==> flow/design.v (excerpt) <==
module cpu 
	(output wire [7:0] address,
	 output wire [7:0] to_memory,
	 output wire write,
	 input wire [7:0] from_memory, 
     input wire clk, reset);
        wire IR_Load;
    wire MAR_Load;
    wire PC_Load;
    wire PC_Inc;
    wire A_Load;
    wire B_Load;
    wire CCR_Load;
    wire[2:0] ALU_Sel;
    wire[1:0] Bus1_Sel, Bus2_Sel;
    wire[7:0] IR;
    wire[3:0] CCR_Result;
	control_unit ctrl_un0 (
        .IR_Load(IR_Load),
        .MAR_Load(MAR_Load),
        .PC_Load(PC_Load),
        .PC_Inc(PC_Inc),
        .A_Load(A_Load),
        .B_Load(B_Load),
        .CCR_Load(CCR_Load),
        .ALU_Sel(ALU_Sel),
        .Bus1_Sel(Bus1_Sel),
        .Bus2_Sel(Bus2_Sel),
        .write(write),
        .IR(IR),
        .CCR_Result(CCR_Result),
        .Clk(clk),
        .Reset(reset)
	);
	data_path dt_pht0 (
		.address(address),
        .to_memory(to_memory),
        .IR_out(IR),
        .CCR_Result(CCR_Result),
        .from_memory(from_memory),
        .ALU_Sel(ALU_Sel),
        .Bus1_Sel(Bus1_Sel),
        .Bus2_Sel(Bus2_Sel),
        .IR_Load(IR_Load),
        .MAR_Load(MAR_Load),
        .PC_Load(PC_Load),
        .PC_Inc(PC_Inc),
        .A_Load(A_Load),
        .B_Load(B_Load),
        .CCR_Load(CCR_Load),
        .Clk(clk),
        .Reset(reset)
	);
endmodule
Size: ~51 flip-flops, about 27 I/O pins.
clock: 3.09 ns
lec_check: 0
abc_area: 1
cap_margin: 20
cell_pad_in_sites_detail_placement: 0
core_aspect_ratio: 0.93
core_margin: 2
core_utilization: 72
cts_cluster_diameter: 199
cts_cluster_size: 15
gpl_routability_driven: 0
min_routing_layer: met1
place_density_lb_addon: 0.05
setup_slack_margin: 0.29
slew_margin: 20
run.sh (not shown) runs the stock make flow with config.mk's settings and CLKGATE_MAP_FILE=.
The first run completed with no timing, DRC or antenna violations.
Edit:
Settings changed: ABC_AREA 1 to not set, CORE_ASPECT_RATIO 0.93 to 1.14, CTS_CLUSTER_DIAMETER 199 to 339, CTS_CLUSTER_SIZE 15 to not set, GPL_ROUTABILITY_DRIVEN 0 to not set, PLACE_DENSITY set to 0.59, PLACE_DENSITY_LB_ADDON 0.05 to not set, SETUP_SLACK_MARGIN 0.29 to -0.28.
Clock period 3.09 ns to 3.77 ns, I/O delays scaled along.
Outcome:
- The new run finished with negative setup slack left
- register-to-register slack is better by 0.04 ns
- worst setup slack is worse by 0.23 ns
- critical path depth went down by 6
- synthesized cell count went down by 13%
- wire length went up by 4.3%
- design area went down by 4.2%
- core utilization went down by 9.6 points
- cell count went down by 16%
- non-clock buffer count went down by 25
Edit:
Settings changed: CELL_PAD_IN_SITES_DETAIL_PLACEMENT 0 to not set, CORE_ASPECT_RATIO 1.14 to not set, CTS_CLUSTER_DIAMETER 339 to not set, MIN_ROUTING_LAYER met1 to not set, PLACE_DENSITY 0.59 to 0.65, SETUP_SLACK_MARGIN -0.28 to not set.
Clock period 3.77 ns to 3.38 ns, I/O delays scaled along.
=>
- The changed run ran to the end with violations: negative setup slack
- global-route usage went down by 0.49 points
- die size hardly moves
Edit:
Settings changed: CORE_UTILIZATION 72 to 63, CTS_CLUSTER_SIZE set to 42, PLACE_DENSITY 0.65 to not set.
Clock period 3.38 ns to 2.84 ns, I/O delays scaled along.
=>
- The changed run stopped in 5_1_grt
- area after synthesis stays the same
- die size went up by roughly a tenth
- synthesized cell count stays the same
Edit:
Settings changed: ABC_AREA set to 1, CORE_UTILIZATION 63 to 68, CTS_CLUSTER_SIZE 42 to not set.
Clock period 2.84 ns to 5.17 ns, I/O delays scaled along.
After rerunning: Now the flow ran to the end with no violations; die size fell by 11%; area after synthesis decreases by 4.2%; synthesized cell count grows by about 16%.
Edit:
Settings changed: CORE_UTILIZATION 68 to 72, PLACE_DENSITY_LB_ADDON set to 0.08.
Clock period 5.17 ns to 3.1 ns, I/O delays scaled along.
Final cell count is higher by 2.0%.
Setup slack is worse by 1.1 ns.
Final area is higher by 3.6%.
Global-route usage is higher by 4.9 points.
Via count is higher by 5.1%.
Worst hold slack is worse by 0.096 ns.
First-iteration DRC count is higher by 55%.

* * *

run 1:
cpu again, from the RTL that the note above started with.
==> flow/design.v (excerpt) <==
module cpu 
	(output wire [7:0] address,
	 output wire [7:0] to_memory,
	 output wire write,
	 input wire [7:0] from_memory, 
     input wire clk, reset);
        wire IR_Load;
    wire MAR_Load;
    wire PC_Load;
    wire PC_Inc;
    wire A_Load;
    wire B_Load;
    wire CCR_Load;
    wire[2:0] ALU_Sel;
    wire[1:0] Bus1_Sel, Bus2_Sel;
    wire[7:0] IR;
    wire[3:0] CCR_Result;
	control_unit ctrl_un0 (
        .IR_Load(IR_Load),
        .MAR_Load(MAR_Load),
        .PC_Load(PC_Load),
        .PC_Inc(PC_Inc),
        .A_Load(A_Load),
        .B_Load(B_Load),
        .CCR_Load(CCR_Load),
        .ALU_Sel(ALU_Sel),
        .Bus1_Sel(Bus1_Sel),
        .Bus2_Sel(Bus2_Sel),
        .write(write),
        .IR(IR),
        .CCR_Result(CCR_Result),
        .Clk(clk),
        .Reset(reset)
	);
	data_path dt_pht0 (
		.address(address),
        .to_memory(to_memory),
        .IR_out(IR),
        .CCR_Result(CCR_Result),
        .from_memory(from_memory),
        .ALU_Sel(ALU_Sel),
        .Bus1_Sel(Bus1_Sel),
  ...
export LEC_CHECK = 0
export CAP_MARGIN = 20
export CORE_MARGIN = 2
export CORE_UTILIZATION = 66
export CTS_CLUSTER_SIZE = 42
export SETUP_SLACK_MARGIN = 0.76
export SLEW_MARGIN = 20
create_clock -name core_clock -period 2.84 [get_ports {clk}]
global routing (5_1_grt): run 1 exited with error
The inputs of run 2 differ from those of run 1 as listed below.
--- a/flow/config.mk
+++ b/flow/config.mk
@@ -9,5 +9,3 @@
 export CORE_MARGIN = 2
-export CORE_UTILIZATION = 66
-export CTS_CLUSTER_SIZE = 42
-export SETUP_SLACK_MARGIN = 0.76
+export CORE_UTILIZATION = 40
 export SLEW_MARGIN = 20
==> flow/constraint.sdc <==
create_clock -name core_clock -period 5.51 [get_ports {clk}]
set_input_delay 1.1020 -clock core_clock [delete_from_list [all_inputs] [get_ports {clk}]]
set_output_delay 1.1020 -clock core_clock [all_outputs]
set_load 0.01 [all_outputs]
[summary]
Looking at the reports, run 2 completed the entire flow and the layout it produced met the timing, DRC and antenna checks. Stage in which a tool error killed run 1: global routing (5_1_grt). Max detailed placer's ending HPWL across run 1 and run 2: run 2. On run 2: die size is about 60% higher than what run 1 gave. Number of buffers created by CTS: run 2 vs run 1 identical. Cell total after placement came out lower on run 2 than on run 1. Note that the last weighted congestion value of the routability-driven placer recorded for run 2 amounts to 0.805 times the value seen in run 1.
Input-level comparison between run 3 and run 2:
--- a/flow/config.mk
+++ b/flow/config.mk
@@ -9,3 +9,3 @@
 export CORE_MARGIN = 2
-export CORE_UTILIZATION = 40
+export CORE_UTILIZATION = 64
 export SLEW_MARGIN = 20
==> flow/constraint.sdc <==
create_clock -name core_clock -period 4.03 [get_ports {clk}]
set_input_delay 0.8060 -clock core_clock [delete_from_list [all_inputs] [get_ports {clk}]]
set_output_delay 0.8060 -clock core_clock [all_outputs]
set_load 0.01 [all_outputs]
==> comparison <==
- [compare] base=run 2 new=run 3: total routing usage reported by global routing went up by 14 points, DRC violation total after the first TritonRoute iteration went up by 8.7%, worst-case setup slack after placement went down by 960 ps.
- Relative to run 2, routing usage on met2 has increased by 22 points in run 3.
- sky130_fd_sc_hd__clkdlybuf4s50_1 as the slowest cell on the critical path was reported by run 3, and sky130_fd_sc_hd__o21ai_1 by run 2.
- On sequential cell area share: run 3 sits below run 2.
- Of run 3 and run 2, run 3 shows the higher clock latency on the worst-skew pair, with run 2 below it.
- Run 3 ended with every stage complete and zero timing, DRC or antenna violations.
- Relative to run 2, the count of placed standard cells including taps measured on run 3 has decreased by a few percent.
Changes in run 4 relative to run 3:
--- a/flow/config.mk
+++ b/flow/config.mk
@@ -9,3 +9,3 @@
 export CORE_MARGIN = 2
-export CORE_UTILIZATION = 64
+export CORE_UTILIZATION = 35
 export SLEW_MARGIN = 20
==> flow/constraint.sdc <==
create_clock -name core_clock -period 9.95 [get_ports {clk}]
set_input_delay 1.9900 -clock core_clock [delete_from_list [all_inputs] [get_ports {clk}]]
set_output_delay 1.9900 -clock core_clock [all_outputs]
set_load 0.01 [all_outputs]
## What came out
Higher die area was reported by run 4, not run 3.
Run 4 against run 3: die width grew by 34%, source-to-sink clock delay at the later pin of the worst-skew pair shows a reduction of 20 ps.
Slowest cell on the critical path = sky130_fd_sc_hd__clkdlybuf4s50_1: run 3; slowest cell on the critical path = sky130_fd_sc_hd__or4_1: run 4
Across both runs, filler cell count in the final layout was higher for run 4 than for run 3.
The lower layout-stage area growth over the synthesis result of run 4 and run 3 is in run 3.
Comparing run 4 and run 3, final worst-path setup slack is higher on run 4.
Wire length of the first global-routing pass, run 4 vs run 3: up slightly

* * *

cpu again, from the RTL that the note above started with.
==> flow/config.mk <==
export PLATFORM = sky130hd
export DESIGN_NAME = cpu
export DESIGN_NICKNAME = cpu
export VERILOG_FILES = /design/flow/design.v
export SDC_FILE = /design/flow/constraint.sdc
export NUM_CORES = 4
export LEC_CHECK = 0
export CAP_MARGIN = 20
export CELL_PAD_IN_SITES_GLOBAL_PLACEMENT = 2
export CORE_ASPECT_RATIO = 1.03
export CORE_MARGIN = 5
export CORE_UTILIZATION = 40
export CTS_CLUSTER_DIAMETER = 169
export CTS_CLUSTER_SIZE = 53
export GPL_ROUTABILITY_DRIVEN = 1
export GPL_TIMING_DRIVEN = 0
export MIN_ROUTING_LAYER = met1
export PLACE_DENSITY_LB_ADDON = 0.25
export SLEW_MARGIN = 5
export TNS_END_PERCENT = 15
==> flow/constraint.sdc <==
create_clock -name core_clock -period 6.73 [get_ports {clk}]
set_input_delay 1.3460 -clock core_clock [delete_from_list [all_inputs] [get_ports {clk}]]
set_output_delay 1.3460 -clock core_clock [all_outputs]
set_load 0.01 [all_outputs]
==> next run, changes <==
==> flow/config.mk (replaced) <==
export PLATFORM = sky130hd
export DESIGN_NAME = cpu
export DESIGN_NICKNAME = cpu
export VERILOG_FILES = /design/flow/design.v
export SDC_FILE = /design/flow/constraint.sdc
export NUM_CORES = 4
export LEC_CHECK = 0
export CAP_MARGIN = 20
export CORE_MARGIN = 2
export CORE_UTILIZATION = 40
export SLEW_MARGIN = 20
==> flow/constraint.sdc (replaced) <==
create_clock -name core_clock -period 8.0 [get_ports {clk}]
set_input_delay 1.6000 -clock core_clock [delete_from_list [all_inputs] [get_ports {clk}]]
set_output_delay 1.6000 -clock core_clock [all_outputs]
set_load 0.01 [all_outputs]
Effect: The changed run completed with no timing, DRC or antenna violations; sequential share of layout area climbs by 0.76 points; design area drops by 3.9%; synthesized cell count does not change; critical path depth drops by 1; setup slack is better by 850 ps.
==> next run, changes <==
--- a/flow/config.mk
+++ b/flow/config.mk
@@ -6,6 +6,14 @@
 export NUM_CORES = 4
 export LEC_CHECK = 0
-export CAP_MARGIN = 20
+export ABC_AREA = 1
+export CAP_MARGIN = 30
+export CELL_PAD_IN_SITES_GLOBAL_PLACEMENT = 1
+export CORE_ASPECT_RATIO = 0.61
 export CORE_MARGIN = 2
-export CORE_UTILIZATION = 40
+export CORE_UTILIZATION = 45
+export CTS_CLUSTER_DIAMETER = 221
+export CTS_CLUSTER_SIZE = 11
+export GPL_ROUTABILITY_DRIVEN = 0
+export MIN_ROUTING_LAYER = met2
+export SETUP_SLACK_MARGIN = 1.0
 export SLEW_MARGIN = 20
Effect: The new run did not get past 5_1_grt; die size falls by about a fifth; synthesized area falls by a few percent; synthesized cell count rises by about a fifth.
==> next run, changes <==
==> flow/config.mk (replaced) <==
export PLATFORM = sky130hd
export DESIGN_NAME = cpu
export DESIGN_NICKNAME = cpu
export VERILOG_FILES = /design/flow/design.v
export SDC_FILE = /design/flow/constraint.sdc
export NUM_CORES = 4
export LEC_CHECK = 0
export ABC_AREA = 1
export CAP_MARGIN = 10
export CELL_PAD_IN_SITES_GLOBAL_PLACEMENT = 1
export CORE_ASPECT_RATIO = 0.61
export CORE_MARGIN = 2
export CORE_UTILIZATION = 22
export CTS_CLUSTER_DIAMETER = 216
export CTS_CLUSTER_SIZE = 11
export GPL_ROUTABILITY_DRIVEN = 1
export GPL_TIMING_DRIVEN = 1
export MIN_ROUTING_LAYER = met2
export PLACE_DENSITY_LB_ADDON = 0.11
export SETUP_SLACK_MARGIN = 1.0
export SLEW_MARGIN = 20
This time the run completed, yet does not pass: DRC.
Synthesized cell count does not change.
Area after synthesis does not change.
Die size is higher by about 100%.
==> next run, changes <==
==> flow/config.mk (replaced) <==
export PLATFORM = sky130hd
export DESIGN_NAME = cpu
export DESIGN_NICKNAME = cpu
export VERILOG_FILES = /design/flow/design.v
export SDC_FILE = /design/flow/constraint.sdc
export NUM_CORES = 4
export LEC_CHECK = 0
export CAP_MARGIN = 20
export CORE_MARGIN = 2
export CORE_UTILIZATION = 47
export CTS_CLUSTER_DIAMETER = 339
export CTS_CLUSTER_SIZE = 17
export PLACE_DENSITY = 0.39
export SLEW_MARGIN = 15
export TNS_END_PERCENT = 15
Outcome: With this change the flow completed with no timing, DRC or antenna violations. Design area fell by 1.9%. First-iteration DRC count came out lower by 33%. Synthesized area came out higher by 4.4%. Die size drops by 50%. Worst hold slack improved by 44 ps. Cell count went down by 27%. Sequential cell count is unchanged. Clock-buffer cell count went up by 1.
==> next run, changes <==
--- a/flow/config.mk
+++ b/flow/config.mk
@@ -8,8 +8,8 @@
 export CAP_MARGIN = 20
 export CORE_MARGIN = 2
-export CORE_UTILIZATION = 47
+export CORE_UTILIZATION = 67
 export CTS_CLUSTER_DIAMETER = 339
-export CTS_CLUSTER_SIZE = 17
+export CTS_CLUSTER_SIZE = 10
 export PLACE_DENSITY = 0.39
 export SLEW_MARGIN = 15
-export TNS_END_PERCENT = 15
+export TNS_END_PERCENT = 5
After rerunning: The new run produced a clean layout. Cell area shrinks by 2.2%. Core utilization grows by 19 points. Fmax shrinks by 1.7%. Worst setup slack is worse by 94 ps.

* * *

north:
Starting RTL as in the previous note.
clock: 8.14 ns
lec_check: 0
cap_margin: 20
cell_pad_in_sites_detail_placement: 0
core_aspect_ratio: 0.5
core_margin: 2
core_utilization: 69
cts_cluster_diameter: 339
cts_cluster_size: 88
min_routing_layer: met1
place_density: 0.41
slew_margin: 20
tns_end_percent: 15
What south does differently from north at the input level:
# north
export LEC_CHECK = 0
export CAP_MARGIN = 20
export CELL_PAD_IN_SITES_DETAIL_PLACEMENT = 0
export CORE_ASPECT_RATIO = 0.5
export CORE_MARGIN = 2
export CORE_UTILIZATION = 69
export CTS_CLUSTER_DIAMETER = 339
export CTS_CLUSTER_SIZE = 88
export MIN_ROUTING_LAYER = met1
export PLACE_DENSITY = 0.41
export SLEW_MARGIN = 20
export TNS_END_PERCENT = 15
create_clock -name core_clock -period 8.14 [get_ports {clk}]
# south
export LEC_CHECK = 0
export ABC_AREA = 1
export CAP_MARGIN = 20
export CELL_PAD_IN_SITES_DETAIL_PLACEMENT = 2
export CELL_PAD_IN_SITES_GLOBAL_PLACEMENT = 0
export CORE_ASPECT_RATIO = 1.65
export CORE_MARGIN = 2
export CORE_UTILIZATION = 54
export CTS_CLUSTER_DIAMETER = 339
export CTS_CLUSTER_SIZE = 49
export GPL_ROUTABILITY_DRIVEN = 1
export GPL_TIMING_DRIVEN = 1
export MAX_ROUTING_LAYER = met4
export MIN_ROUTING_LAYER = met2
export PLACE_DENSITY = 0.76
export SLEW_MARGIN = 20
export TNS_END_PERCENT = 15
create_clock -name core_clock -period 8.14 [get_ports {clk}]
Among north and south, the run that stopped before the end is south, and it is the only one. south terminated abnormally: 3_5_place_dp reported DPL-0033. Count of distinct cell types in the synthesized netlist for south is lower than for north. south vs. north: die outline area higher; multiplexer share of the synthesized area now sits lower; xor and xnor fraction of the mapped netlist area roughly the same.
Relative to south, the following input files were edited for east:
# south
export LEC_CHECK = 0
export ABC_AREA = 1
export CAP_MARGIN = 20
export CELL_PAD_IN_SITES_DETAIL_PLACEMENT = 2
export CELL_PAD_IN_SITES_GLOBAL_PLACEMENT = 0
export CORE_ASPECT_RATIO = 1.65
export CORE_MARGIN = 2
export CORE_UTILIZATION = 54
export CTS_CLUSTER_DIAMETER = 339
export CTS_CLUSTER_SIZE = 49
export GPL_ROUTABILITY_DRIVEN = 1
export GPL_TIMING_DRIVEN = 1
export MAX_ROUTING_LAYER = met4
export MIN_ROUTING_LAYER = met2
export PLACE_DENSITY = 0.76
export SLEW_MARGIN = 20
export TNS_END_PERCENT = 15
create_clock -name core_clock -period 8.14 [get_ports {clk}]
# east
export LEC_CHECK = 0
export CAP_MARGIN = 20
export CELL_PAD_IN_SITES_DETAIL_PLACEMENT = 0
export CORE_ASPECT_RATIO = 0.5
export CORE_MARGIN = 2
export CORE_UTILIZATION = 45
export CTS_CLUSTER_DIAMETER = 339
export CTS_CLUSTER_SIZE = 93
export MIN_ROUTING_LAYER = met1
export SLEW_MARGIN = 20
export TNS_END_PERCENT = 15
create_clock -name core_clock -period 8.14 [get_ports {clk}]
[summary]
east reached the final stage; the timing, DRC and antenna checks on its layout passed.
Count of standard-cell rows: east vs south down 19
Lower starting density of the core was reported by east, not south.
Aoi/oai-family share of the synthesized area up 16 points in east wrt south
Synthesized cell count down 127 in east wrt south
east reports its largest family of logic cells by area as AND-OR/OR-AND gates while south reports simple AND/OR/NAND/NOR gates.
Relative to south, the mapped cell area of east is higher by 260 µm².
### east -> west
# east
export LEC_CHECK = 0
export CAP_MARGIN = 20
export CELL_PAD_IN_SITES_DETAIL_PLACEMENT = 0
export CORE_ASPECT_RATIO = 0.5
export CORE_MARGIN = 2
export CORE_UTILIZATION = 45
export CTS_CLUSTER_DIAMETER = 339
export CTS_CLUSTER_SIZE = 93
export MIN_ROUTING_LAYER = met1
export SLEW_MARGIN = 20
export TNS_END_PERCENT = 15
create_clock -name core_clock -period 8.14 [get_ports {clk}]
# west
export LEC_CHECK = 0
export CAP_MARGIN = 20
export CELL_PAD_IN_SITES_DETAIL_PLACEMENT = 0
export CORE_ASPECT_RATIO = 1.14
export CORE_MARGIN = 2
export CORE_UTILIZATION = 45
export CTS_CLUSTER_DIAMETER = 339
export MIN_ROUTING_LAYER = met2
export PLACE_DENSITY_LB_ADDON = 0.05
export SLEW_MARGIN = 20
create_clock -name core_clock -period 8.14 [get_ports {clk}]
--- outcome ---
Summary: with east as the reference, final RePlAce weighted congestion in west moved up by more than 10%. Vias: west above east. Per the comparison of west with east, design area went down 0.64%, period utilization went up 1.6 points, Yosys chip area held, die size went down 0.37%. Going from east to west, maximum number of pins on one net before global-route repair moved down; distinct cell type count of the synthesized netlist level. Of west and east, it is west that has the higher number of optimization iterations in the first detailed-route pass. east closes out successfully: all stages finished, all timing, DRC and antenna checks passed. west: all stages complete, timing, DRC and antenna checks passed. Re combinational fraction of the cell area: east was lower than west.
The inputs of middle differ from those of west as listed below.
# west
export LEC_CHECK = 0
export CAP_MARGIN = 20
export CELL_PAD_IN_SITES_DETAIL_PLACEMENT = 0
export CORE_ASPECT_RATIO = 1.14
export CORE_MARGIN = 2
export CORE_UTILIZATION = 45
export CTS_CLUSTER_DIAMETER = 339
export MIN_ROUTING_LAYER = met2
export PLACE_DENSITY_LB_ADDON = 0.05
export SLEW_MARGIN = 20
create_clock -name core_clock -period 8.14 [get_ports {clk}]
# middle
export LEC_CHECK = 0
export CAP_MARGIN = 20
export CELL_PAD_IN_SITES_DETAIL_PLACEMENT = 0
export CORE_ASPECT_RATIO = 1.14
export CORE_MARGIN = 2
export CORE_UTILIZATION = 71
export CTS_CLUSTER_DIAMETER = 339
export MIN_ROUTING_LAYER = met1
export PLACE_DENSITY_LB_ADDON = 0.05
export SLEW_MARGIN = 20
create_clock -name core_clock -period 4.73 [get_ports {clk}]
Results
middle closes out successfully: all stages finished, all timing, DRC and antenna checks passed.
Diff west -> middle: non-clock buffer count now larger, worst hold slack now smaller.
As far as count of multi-input combinational gates goes, west and middle are indistinguishable; the numbers are identical.
Per the comparison of middle with west, via total after detailed routing moved down; post-route cell area decreased by about 1% relative to the old numbers.
For west, the most crowded layer after global routing was met3, unlike middle, where it was met2.
Final-layout non-clock buffer area share on middle is up relative to west.
